==> flow/design.v (excerpt) <==
module synth_top(
    input clk,
    input rst,
    input btnL,
    input [15:0] sw,
    output [3:0] led,
	output pmod_1,	 
	output pmod_2,	 
	output pmod_4	 
    );
Size in the first run: roughly 6400 cells after synthesis, about 26 I/O pins.
export LEC_CHECK = 0
export CAP_MARGIN = 40
export CORE_ASPECT_RATIO = 1.35
export CORE_MARGIN = 2
export CORE_UTILIZATION = 72
export CTS_CLUSTER_DIAMETER = 383
export CTS_CLUSTER_SIZE = 36
export GPL_ROUTABILITY_DRIVEN = 0
export PLACE_DENSITY_LB_ADDON = 0.0
export SLEW_MARGIN = 20
create_clock -name core_clock -period 22.0 [get_ports {clk}]
run.sh (not shown) runs the stock make flow with config.mk's settings and CLKGATE_MAP_FILE=.
The first run stopped in clock tree synthesis (DPL-0033).
Rerun with:
Settings changed: ABC_AREA set to 1, CAP_MARGIN 40 to 20, CORE_ASPECT_RATIO 1.35 to unset, CORE_UTILIZATION 72 to 70, CTS_CLUSTER_DIAMETER 383 to unset, CTS_CLUSTER_SIZE 36 to unset, GPL_ROUTABILITY_DRIVEN 0 to unset, PLACE_DENSITY_LB_ADDON 0.0 to unset.
Clock period 22.0 ns to 89.9 ns, I/O delays scaled along.
Outcome: The new run went through all stages and came out clean. Die area goes up by a little under a tenth. Synthesized cell count goes up by about a fifth. Area after synthesis goes up by a few percent.

## build 98
Starting RTL as in the previous note.
// synth_top
module synth_top(
    input clk,
    input rst,
    input btnL,
    input [15:0] sw,
    output [3:0] led,
	output pmod_1,	 
	output pmod_2,	 
	output pmod_4	 
    );
    wire trigger_noise;
    debounce dn(trigger_noise, btnL, clk);
    assign led = sw[3:0];
    assign pmod_2 = 1'd1;	 
    assign pmod_4 = 1'd1;	 
    wire sample_tick;
    wire noise_tick;
    wire rst_n;
    button br(clk, rst, rst_n);
    clock_divider cd(
        clk,
        rst_n,
        16'd1024,
        sample_tick
    );
    clock_divider cdn(
        clk,
        rst_n,
        {16'd0, 16'b1110_1110_0110_0001},
        noise_tick
    );
    wire wnotecd, wnotecd2;
    clock_divider cdnote(
        clk,
        rst_n,
        32'd250_000,
        wnotecd
    );
    clock_divider cdnote2(
        clk,
        rst_n,
        32'd125_000,
        wnotecd2
    );
    reg [15:0] pulse1_wave_len;
    reg [15:0] pulse2_wave_len;
    reg [15:0] tri_wave_len;
    parameter [0:31] score_amp1 = 32'b1111_1111_1111_1111_0000_0000_0000_0000;
    parameter [0:31] score_amp2 = 32'b1000_0010_1000_0000_0000_0000_0000_0000;
    reg [4:0] score_ptr;
    always @(posedge clk) begin
        if (score_ptr == 5'd0) begin
            pulse2_wave_len <= 16'd148;
        end else begin
            pulse2_wave_len <= 16'd187;
        end
        if (~rst_n) begin
            tri_wave_len <= 16'd1493;
        end else begin
  ...
export LEC_CHECK = 0
export ABC_AREA = 1
export CAP_MARGIN = 10
export CELL_PAD_IN_SITES_DETAIL_PLACEMENT = 2
export CORE_MARGIN = 5
export CORE_UTILIZATION = 24
export CTS_CLUSTER_DIAMETER = 351
export GPL_ROUTABILITY_DRIVEN = 1
export HOLD_SLACK_MARGIN = 0.21
export MIN_ROUTING_LAYER = met2
export PLACE_DENSITY = 0.47
export SETUP_SLACK_MARGIN = 5.0
export SLEW_MARGIN = 20
create_clock -name core_clock -period 105.0 [get_ports {clk}]
Modified inputs, build 58 compared to build 98
# build 98
export LEC_CHECK = 0
export ABC_AREA = 1
export CAP_MARGIN = 10
export CELL_PAD_IN_SITES_DETAIL_PLACEMENT = 2
export CORE_MARGIN = 5
export CORE_UTILIZATION = 24
export CTS_CLUSTER_DIAMETER = 351
export GPL_ROUTABILITY_DRIVEN = 1
export HOLD_SLACK_MARGIN = 0.21
export MIN_ROUTING_LAYER = met2
export PLACE_DENSITY = 0.47
export SETUP_SLACK_MARGIN = 5.0
export SLEW_MARGIN = 20
create_clock -name core_clock -period 105.0 [get_ports {clk}]
# build 58
export LEC_CHECK = 0
export ABC_AREA = 1
export CAP_MARGIN = 0
export CORE_MARGIN = 2
export CORE_UTILIZATION = 70
export CTS_CLUSTER_DIAMETER = 235
export CTS_CLUSTER_SIZE = 34
export GPL_ROUTABILITY_DRIVEN = 1
export SETUP_SLACK_MARGIN = 5.0
export SLEW_MARGIN = 20
create_clock -name core_clock -period 71.5 [get_ports {clk}]
Results
- No final results exist for build 58, since it was stopped by error GRT-0116 during global routing (5_1_grt).
- Of build 58 and build 98, it is build 58 that has the lower placed wire-length estimate.
- Build 58 against build 98: floorplan die width now sits lower, fraction of the core area occupied by cells at floorplan now sits higher, number of clock buffers inserted by TritonCTS now sits lower.
What build 63 does differently from build 58 at the input level:
# build 58
export LEC_CHECK = 0
export ABC_AREA = 1
export CAP_MARGIN = 0
export CORE_MARGIN = 2
export CORE_UTILIZATION = 70
export CTS_CLUSTER_DIAMETER = 235
export CTS_CLUSTER_SIZE = 34
export GPL_ROUTABILITY_DRIVEN = 1
export SETUP_SLACK_MARGIN = 5.0
export SLEW_MARGIN = 20
create_clock -name core_clock -period 71.5 [get_ports {clk}]
# build 63
export LEC_CHECK = 0
export CAP_MARGIN = 20
export CORE_MARGIN = 2
export CORE_UTILIZATION = 65
export SLEW_MARGIN = 20
create_clock -name core_clock -period 81.4 [get_ports {clk}]
Status(build 58) = ERROR, stage = global routing (5_1_grt)
Build 63 completed end to end; final checks failed (setup timing).
Count of instances resized after the clock tree is built delta for build 63 relative to build 58: 28 lower
Looking at standard cell core area, build 63 sits 2.5% above build 58.
[compare] base=build 58 new=build 63: chip area line of the yosys report fell about 4%, setup fix buffers added after clock tree synthesis decreased 424, synthesized cell count moved down.
Relative to build 58, the die outline height of build 63 is higher by about 1.6%.
Floorplan check, build 63 vs build 58: die outline larger in build 63
Build 58 -> build 63: async set-reset flop share out of synthesis delta 0, exact match
[inputs] build 52 vs build 63
# build 63
export LEC_CHECK = 0
export CAP_MARGIN = 20
export CORE_MARGIN = 2
export CORE_UTILIZATION = 65
export SLEW_MARGIN = 20
create_clock -name core_clock -period 81.4 [get_ports {clk}]
# build 52
export LEC_CHECK = 0
export CAP_MARGIN = 20
export CORE_MARGIN = 2
export CORE_UTILIZATION = 40
export SLEW_MARGIN = 20
create_clock -name core_clock -period 57.9 [get_ports {clk}]
Notes after the runs:
Of the runs build 63 and build 52, none of them finished clean. Build 52 finished all stages; layout check result: FAIL, due to setup timing. Routed wire length: build 63 and build 52 compared, higher one is build 63. In build 52 relative to build 63, cell area had gone up by a few percent. Summary — total setup buffers inserted after CTS, build 52 relative to build 63: lower, by 43. [build 52] worst hold margin rose 0.020 ns relative to build 63. Going from build 63 to build 52, upper clock frequency limit grew by a few percent.
